Design ALU_TOP, start of the top module:
module ALU_TOP #(parameter width = 16)(
    input [width - 1:0] A,
    input [width - 1:0] B,
    input [3:0] ALU_FUN,
    input clk,rst,
    output  [width - 1:0] Arith_OUT,
    output  Carry_OUT,
    output  Arith_Flag,
    output  [width - 1:0] Logic_OUT,
    output  Logic_Flag,
    output  [width - 1:0] CMP_OUT,
    output  CMP_Flag,
    output  [width - 1:0] Shift_OUT,
    output  Shift_Flag
    );
For scale: roughly 2,100 cells after synthesis, ~110 I/O pins, ~16,000 um2 of cells after synthesis.
clock: 33.9 ns
lec_check: 0
cap_margin: 5
cell_pad_in_sites_global_placement: 0
core_margin: 2
core_utilization: 68
cts_cluster_diameter: 31
setup_slack_margin: 5.0
slew_margin: 20
tns_end_percent: 90
run.sh (not shown) runs the stock make flow with config.mk's settings and CLKGATE_MAP_FILE=.
The first run failed in global routing.
==> next run, changes <==
==> flow/config.mk (replaced) <==
export PLATFORM = sky130hd
export DESIGN_NAME = ALU_TOP
export DESIGN_NICKNAME = ALU_TOP
export VERILOG_FILES = /design/flow/design.v
export SDC_FILE = /design/flow/constraint.sdc
export NUM_CORES = 4
export LEC_CHECK = 0
export CAP_MARGIN = 20
export CORE_MARGIN = 2
export CORE_UTILIZATION = 40
export SLEW_MARGIN = 20
==> flow/constraint.sdc (replaced) <==
create_clock -name core_clock -period 33.0 [get_ports {clk}]
set_input_delay 6.6000 -clock core_clock [delete_from_list [all_inputs] [get_ports {clk}]]
set_output_delay 6.6000 -clock core_clock [all_outputs]
set_load 0.01 [all_outputs]
=> Now the flow produced a clean layout; die size grows by 68%; area after synthesis stays the same; synthesized cell count is unchanged.

---

The RTL this note starts from:
==> flow/design.v <==
`timescale 1ns / 1ps
module decoder(
    input [1:0] in,
    output reg [3:0] out
    );
    always @(*) begin
        case(in)
            2'b00: out = 4'b1000;
            2'b01: out = 4'b0100;
            2'b10: out = 4'b0010;
            2'b11: out = 4'b0001;
        endcase
    end
endmodule
`timescale 1ns / 1ps
module ARITHMATIC_UNIT #(parameter width = 16)(
    input [width - 1:0] A,
    input [width - 1:0] B,
    input [1:0] ALU_FUN,
    input clk,rst,
    input Arith_Enable,
    output reg [width - 1:0] Arith_OUT,
    output reg Carry_OUT,
    output reg Arith_Flag
    );
    always@(posedge clk or negedge rst) begin
        if (!rst) begin
            Arith_OUT <= 0;
            Arith_Flag <= 0;
            Carry_OUT <= 0;        
        end
        else if (Arith_Enable) begin
            Arith_OUT <= 0;
            Carry_OUT <= 0;
            Arith_Flag <= 1;
            case (ALU_FUN)
                2'b00:
                begin
                    {Carry_OUT,Arith_OUT} <= A+B;
                end
                2'b01:
                begin
                    {Carry_OUT,Arith_OUT} <= A-B;
                end
                2'b10:
                begin
                    {Carry_OUT,Arith_OUT} <= A*B;
                end                
                2'b11:
                begin
                    {Carry_OUT,Arith_OUT} <= (B == 0) ? {1'b0, {width{1'b1}}} : A/B;
                end                
            endcase
        end
        else begin
            Arith_OUT <= 0;
            Arith_Flag <= 0;
            Carry_OUT <= 0;            
        end
    end
endmodule
`timescale 1ns / 1ps
module Logic_Unit #(parameter width = 16)(
    input [width - 1:0] A,
    input [width - 1:0] B,
    input [1:0] ALU_FUN,
    input clk,rst,
    input Logic_Enable,
    output reg [width - 1:0] Logic_OUT,
    output reg Logic_Flag
    );
 always@(posedge clk or negedge rst) begin
        if (!rst) begin
            Logic_OUT <= 0;
            Logic_Flag <= 0;
        end
        else if (Logic_Enable) begin
            Logic_OUT <= 0;
            Logic_Flag <= 1;
            case (ALU_FUN)
                2'b00:
                begin
                    Logic_OUT <= A&B;
                end
                2'b01:
                begin
                    Logic_OUT <= A|B;
                end
                2'b10:
                begin
                    Logic_OUT <= ~(A&B);
                end                
                2'b11:
                begin
                    Logic_OUT <= ~(A|B);
                end                
            endcase
        end
        else begin
            Logic_OUT <= 0;
            Logic_Flag <= 0;
        end
    end
endmodule
`timescale 1ns / 1ps
module CMP_Unit #(parameter width = 16)(
    input [width - 1:0] A,
    input [width - 1:0] B,
    input [1:0] ALU_FUN,
    input clk,rst,
    input CMP_Enable,
    output reg [width - 1:0] CMP_OUT,
    output reg CMP_Flag
    );
always@(posedge clk or negedge rst) begin
        if (!rst) begin
            CMP_OUT <= 0;
            CMP_Flag <= 0;
        end
        else if (CMP_Enable) begin
            CMP_OUT <= 0;
            CMP_Flag <= 1;
            case (ALU_FUN)
                2'b00:
                begin
                    CMP_OUT <= 0;
                end
                2'b01:
                begin
                    CMP_OUT <= (A==B);
                end
                2'b10:
                begin
                    CMP_OUT <= (A>B)? 2:0;
                end                
                2'b11:
                begin
                    CMP_OUT <= (A<B)? 3:0;
                end                
            endcase
        end
        else begin
            CMP_OUT <= 0;
            CMP_Flag <= 0;
        end
    end
endmodule
`timescale 1ns / 1ps
module Shift_Unit #(parameter width = 16)(
    input [width - 1:0] A,
    input [width - 1:0] B,
    input [1:0] ALU_FUN,
    input clk,rst,
    input Shift_Enable,
    output reg [width - 1:0] Shift_OUT,
    output reg Shift_Flag
    );
always@(posedge clk or negedge rst) begin
        if (!rst) begin
            Shift_OUT <= 0;
            Shift_Flag <= 0;
        end
        else if (Shift_Enable) begin
            Shift_OUT <= 0;
            Shift_Flag <= 1;
            case (ALU_FUN)
                2'b00:
                begin
                    Shift_OUT <= A>>1;
                end
                2'b01:
                begin
                    Shift_OUT <= A<<1;
                end
                2'b10:
                begin
                    Shift_OUT <= B>>1;
                end                
                2'b11:
                begin
                    Shift_OUT <= B<<1;
                end                
            endcase
        end
        else begin
            Shift_OUT <= 0;
            Shift_Flag <= 0;
        end
    end
endmodule
`timescale 1ns / 1ps
module ALU_TOP #(parameter width = 16)(
    input [width - 1:0] A,
    input [width - 1:0] B,
    input [3:0] ALU_FUN,
    input clk,rst,
    output  [width - 1:0] Arith_OUT,
    output  Carry_OUT,
    output  Arith_Flag,
    output  [width - 1:0] Logic_OUT,
    output  Logic_Flag,
    output  [width - 1:0] CMP_OUT,
    output  CMP_Flag,
    output  [width - 1:0] Shift_OUT,
    output  Shift_Flag
    );
wire [3:0] enables;
decoder d0 (ALU_FUN[3:2],enables);
ARITHMATIC_UNIT #(width) d1 (A,B,ALU_FUN[1:0],clk,rst,enables[3],Arith_OUT,Carry_OUT,Arith_Flag);
Logic_Unit #(width) d2 (A,B,ALU_FUN[1:0],clk,rst,enables[2],Logic_OUT,Logic_Flag);
CMP_Unit #(width) d3 (A,B,ALU_FUN[1:0],clk,rst,enables[1],CMP_OUT,CMP_Flag);
Shift_Unit #(width) d4 (A,B,ALU_FUN[1:0],clk,rst,enables[0],Shift_OUT,Shift_Flag);
endmodule
Settings: LEC_CHECK=0, CAP_MARGIN=20, CELL_PAD_IN_SITES_GLOBAL_PLACEMENT=2, CORE_ASPECT_RATIO=0.54, CORE_MARGIN=3, CORE_UTILIZATION=40, CTS_CLUSTER_SIZE=83, GPL_ROUTABILITY_DRIVEN=1, SETUP_SLACK_MARGIN=5.0, SLEW_MARGIN=20; clock period 33.0 ns.
Change:
CELL_PAD_IN_SITES_GLOBAL_PLACEMENT = not set   (was 2)
CORE_ASPECT_RATIO = not set   (was 0.54)
CORE_MARGIN = 2   (was 3)
CTS_CLUSTER_SIZE = not set   (was 83)
GPL_ROUTABILITY_DRIVEN = not set   (was 1)
SETUP_SLACK_MARGIN = 4.62   (was 5.0)
clock period = 32.5 ns   (was 33.0 ns; I/O delays follow)
The changed run ran to the end with no violations.
Routed wire length went down by a little under a tenth.
Flip-flop count does not change.
Final area fell slightly.
Critical path depth rose by 4.
Count of clock-buffer cells in the layout came out higher by 1.
Core utilization came out lower by 1.9 points.
Power shrinks slightly.
Change:
CORE_UTILIZATION = 68   (was 40)
HOLD_SLACK_MARGIN = -0.09   (was not set)
SETUP_SLACK_MARGIN = -1.65   (was 4.62)
clock period = 30.1 ns   (was 32.5 ns; I/O delays follow)
What happened:
- Now the flow finished but fails on setup timing
- setup slack loses 5.1 ns
- wire length rises by about a fifth
- worst hold slack loses 0.58 ns
- count of clock-buffer cells in the layout stays the same
- cell count rises slightly
- global-route usage rises by 23 points
- area after synthesis stays the same
- power rises by about a fifth
- design area rises slightly
Change:
CORE_UTILIZATION = 61   (was 68)
HOLD_SLACK_MARGIN = not set   (was -0.09)
SETUP_SLACK_MARGIN = 4.88   (was -1.65)
clock period = 18.1 ns   (was 30.1 ns; I/O delays follow)
The new run never finished: it broke off in global routing on GRT-0232.
Synthesized area is unchanged.
Die size increases by 11%.
Synthesized cell count does not change.
Change:
ABC_AREA = 1   (was not set)
CORE_UTILIZATION = 72   (was 61)
CTS_CLUSTER_DIAMETER = 212   (was not set)
CTS_CLUSTER_SIZE = 72   (was not set)
PLACE_DENSITY = 0.37   (was not set)
SETUP_SLACK_MARGIN = not set   (was 4.88)
clock period = 16.8 ns   (was 18.1 ns; I/O delays follow)
With this change the flow never finished: it broke off in clock tree synthesis on DPL-0038.
Area after synthesis fell by 0.69%.
Die area went down by 16%.
Synthesized cell count is higher by 14%.
Power figures rest on the tool's default switching activity, not on a simulated workload.
